==> run E <==
==> flow/design.v <==
module incline_sat(
    input [12:0] incline,
    output [9:0] incline_sat
);
assign incline_sat = (~incline[12] && |incline[12:9]) ? 10'h1FF : 
                    (incline[12] && ~(&incline[12:9])) ? 10'h200 : incline[9:0];
endmodule
module desiredDrive(
    input [11:0] avg_torque,
    input [4:0] cadence,
    input not_pedaling,
    input [12:0] incline,
    input [2:0] scale,
    output [11:0] target_curr
);
localparam TORQUE_MIN = 12'h380;
localparam TOO_SMALL = 5'h05;
logic [9:0] inc_sat;
incline_sat i1( .incline(incline), .incline_sat(inc_sat));
logic [10:0] incline_factor;
assign incline_factor = {inc_sat[9], inc_sat[9:0]} + 11'd256;
logic [8:0] incline_factor_limit;
assign incline_factor_limit = (incline_factor[10] == 1'b1) ? 9'h000 : (incline_factor[9]) ? 9'h1FF : incline_factor[8:0];
logic [5:0] cadence_factor;
assign cadence_factor = (|cadence[4:1]) ? ({1'b0, cadence} + 6'd32) : 6'h00;
logic [12:0]torque_off;
assign torque_off = {1'b0, avg_torque} - {1'b0, TORQUE_MIN};
logic [12:0] torque_pos;
assign torque_pos = (torque_off[12] == 1'b1) ? 12'h000 : torque_off[11:0];
logic [30:0]assist_prod;
assign assist_prod = not_pedaling ? 30'h00000000 : (torque_pos * incline_factor_limit * cadence_factor * scale);
assign target_curr = (|assist_prod[29:27]) ? 12'hFFF : assist_prod[26:15];
endmodule
module desiredDrive_reg(
    input clk, rst_n,
    input [11:0] avg_torque,
    input [4:0] cadence,
    input not_pedaling,
    input [12:0] incline,
    input [2:0] scale,
    output logic [11:0] target_curr
);
logic [11:0] avg_torque_r;
logic [4:0] cadence_r;
logic not_pedaling_r;
logic [12:0] incline_r;
logic [2:0] scale_r;
logic [11:0] target_curr_nxt;
always_ff @(posedge clk, negedge rst_n) begin
    if (!rst_n) begin
        avg_torque_r <= 12'h000;
        cadence_r <= 5'h00;
        not_pedaling_r <= 1'b0;
        incline_r <= 13'h0000;
        scale_r <= 3'h0;
    end
    else begin
        avg_torque_r <= avg_torque;
        cadence_r <= cadence;
        not_pedaling_r <= not_pedaling;
        incline_r <= incline;
        scale_r <= scale;
    end
end
desiredDrive iDD(.avg_torque(avg_torque_r), .cadence(cadence_r), .not_pedaling(not_pedaling_r),
                 .incline(incline_r), .scale(scale_r), .target_curr(target_curr_nxt));
always_ff @(posedge clk, negedge rst_n) begin
    if (!rst_n)
        target_curr <= 12'h000;
    else
        target_curr <= target_curr_nxt;
end
endmodule
==> flow/run.sh <==
#!/bin/bash
# the make line also repeats each setting of config.mk as NAME=value (left out here)
make -C /OpenROAD-flow-scripts/flow DESIGN_CONFIG=/design/flow/config.mk WORK_HOME=/design/flow/orfs CLKGATE_MAP_FILE= finish
==> flow/config.mk <==
export PLATFORM = sky130hd
export DESIGN_NAME = desiredDrive_reg
export DESIGN_NICKNAME = desiredDrive_reg
export VERILOG_FILES = /design/flow/design.v
export SDC_FILE = /design/flow/constraint.sdc
export NUM_CORES = 4
export LEC_CHECK = 0
export CAP_MARGIN = 0
export CORE_MARGIN = 2
export CORE_UTILIZATION = 72
export PLACE_DENSITY_LB_ADDON = 0.0
export SLEW_MARGIN = 20
export TNS_END_PERCENT = 5
==> flow/constraint.sdc <==
create_clock -name core_clock -period 11.2 [get_ports {clk}]
set_input_delay 2.2400 -clock core_clock [delete_from_list [all_inputs] [get_ports {clk}]]
set_output_delay 2.2400 -clock core_clock [all_outputs]
set_load 0.01 [all_outputs]
==> run A: changes against run E <==
ABC_AREA = 1   (was unset)
CAP_MARGIN = 20   (was 0)
CTS_CLUSTER_SIZE = 99   (was unset)
PLACE_DENSITY_LB_ADDON = unset   (was 0.0)
SETUP_SLACK_MARGIN = 0.52   (was unset)
==> flow/constraint.sdc (replaced) <==
create_clock -name core_clock -period 5.99 [get_ports {clk}]
set_input_delay 1.1980 -clock core_clock [delete_from_list [all_inputs] [get_ports {clk}]]
set_output_delay 1.1980 -clock core_clock [all_outputs]
set_load 0.01 [all_outputs]
==> run H: changes against run E <==
CAP_MARGIN = 20   (was 0)
CORE_UTILIZATION = 40   (was 72)
HOLD_SLACK_MARGIN = 0.19   (was unset)
PLACE_DENSITY_LB_ADDON = unset   (was 0.0)
TNS_END_PERCENT = 10   (was 5)
==> flow/constraint.sdc (replaced) <==
create_clock -name core_clock -period 13.0 [get_ports {clk}]
set_input_delay 2.6000 -clock core_clock [delete_from_list [all_inputs] [get_ports {clk}]]
set_output_delay 2.6000 -clock core_clock [all_outputs]
set_load 0.01 [all_outputs]
==> tab_implementation.tex <==
% Generated from flow reports
\begin{tabular}{lr}
\hline
Metric & Value \\
\hline
\multicolumn{2}{l}{\textbf{Run status}} \\
Status & failed layout checks \\
Checks failing in the layout checks & setup timing \\
\multicolumn{2}{l}{\textbf{CTS}} \\
Latency at later pin & 320 ps \\
\multicolumn{2}{l}{\textbf{Setup path}} \\
Most prevalent standard cell on the critical path & sky130\_fd\_sc\_hd\_\_fa\_1 \\
Launching point of the worst reg2reg path & incline\_r[8]\$\_DFF\_PN0\_ \\
\multicolumn{2}{l}{\textbf{Final timing}} \\
Count of final setup violators & 12 \\
Final worst setup slack & -819.2 ps \\
\multicolumn{2}{l}{\textbf{Finish}} \\
Final cell count without fillers & 1,702 \\
\multicolumn{2}{l}{\textbf{Detailed routing}} \\
Met1 WL & 13,000 um \\
\multicolumn{2}{l}{\textbf{Yosys}} \\
Yosys adder share & 43.69\% \\
\hline
\end{tabular}
# the run above: run E

==> tab_implementation.tex <==
% Generated from flow reports
\begin{tabular}{lr}
\hline
Metric & Value \\
\hline
\multicolumn{2}{l}{\textbf{Run status}} \\
Status & stopped before the end \\
Failing step & clock tree synthesis \\
First error message & [ERROR DPL-0038] Utilization greater than 100\%, impossible to legalize \\
\multicolumn{2}{l}{\textbf{Yosys}} \\
Yosys adder share & 43.16\% \\
\multicolumn{2}{l}{\textbf{Die}} \\
Fp util & 73.87\% \\
\hline
\end{tabular}
# the run above: run A

==> tab_implementation.tex <==
% Generated from flow reports
\begin{tabular}{lr}
\hline
Metric & Value \\
\hline
\multicolumn{2}{l}{\textbf{Run status}} \\
Status & finished clean \\
\multicolumn{2}{l}{\textbf{Setup path}} \\
Most prevalent standard cell on the critical path & sky130\_fd\_sc\_hd\_\_fa\_1 \\
Launching point of the worst reg2reg path & incline\_r[11]\$\_DFF\_PN0\_ \\
\multicolumn{2}{l}{\textbf{Final timing}} \\
Count of final setup violators & 0 \\
Final worst setup slack & slightly below 900 ps \\
\multicolumn{2}{l}{\textbf{CTS}} \\
Latency at later pin & 320 ps \\
\hline
\end{tabular}
# the run above: run H

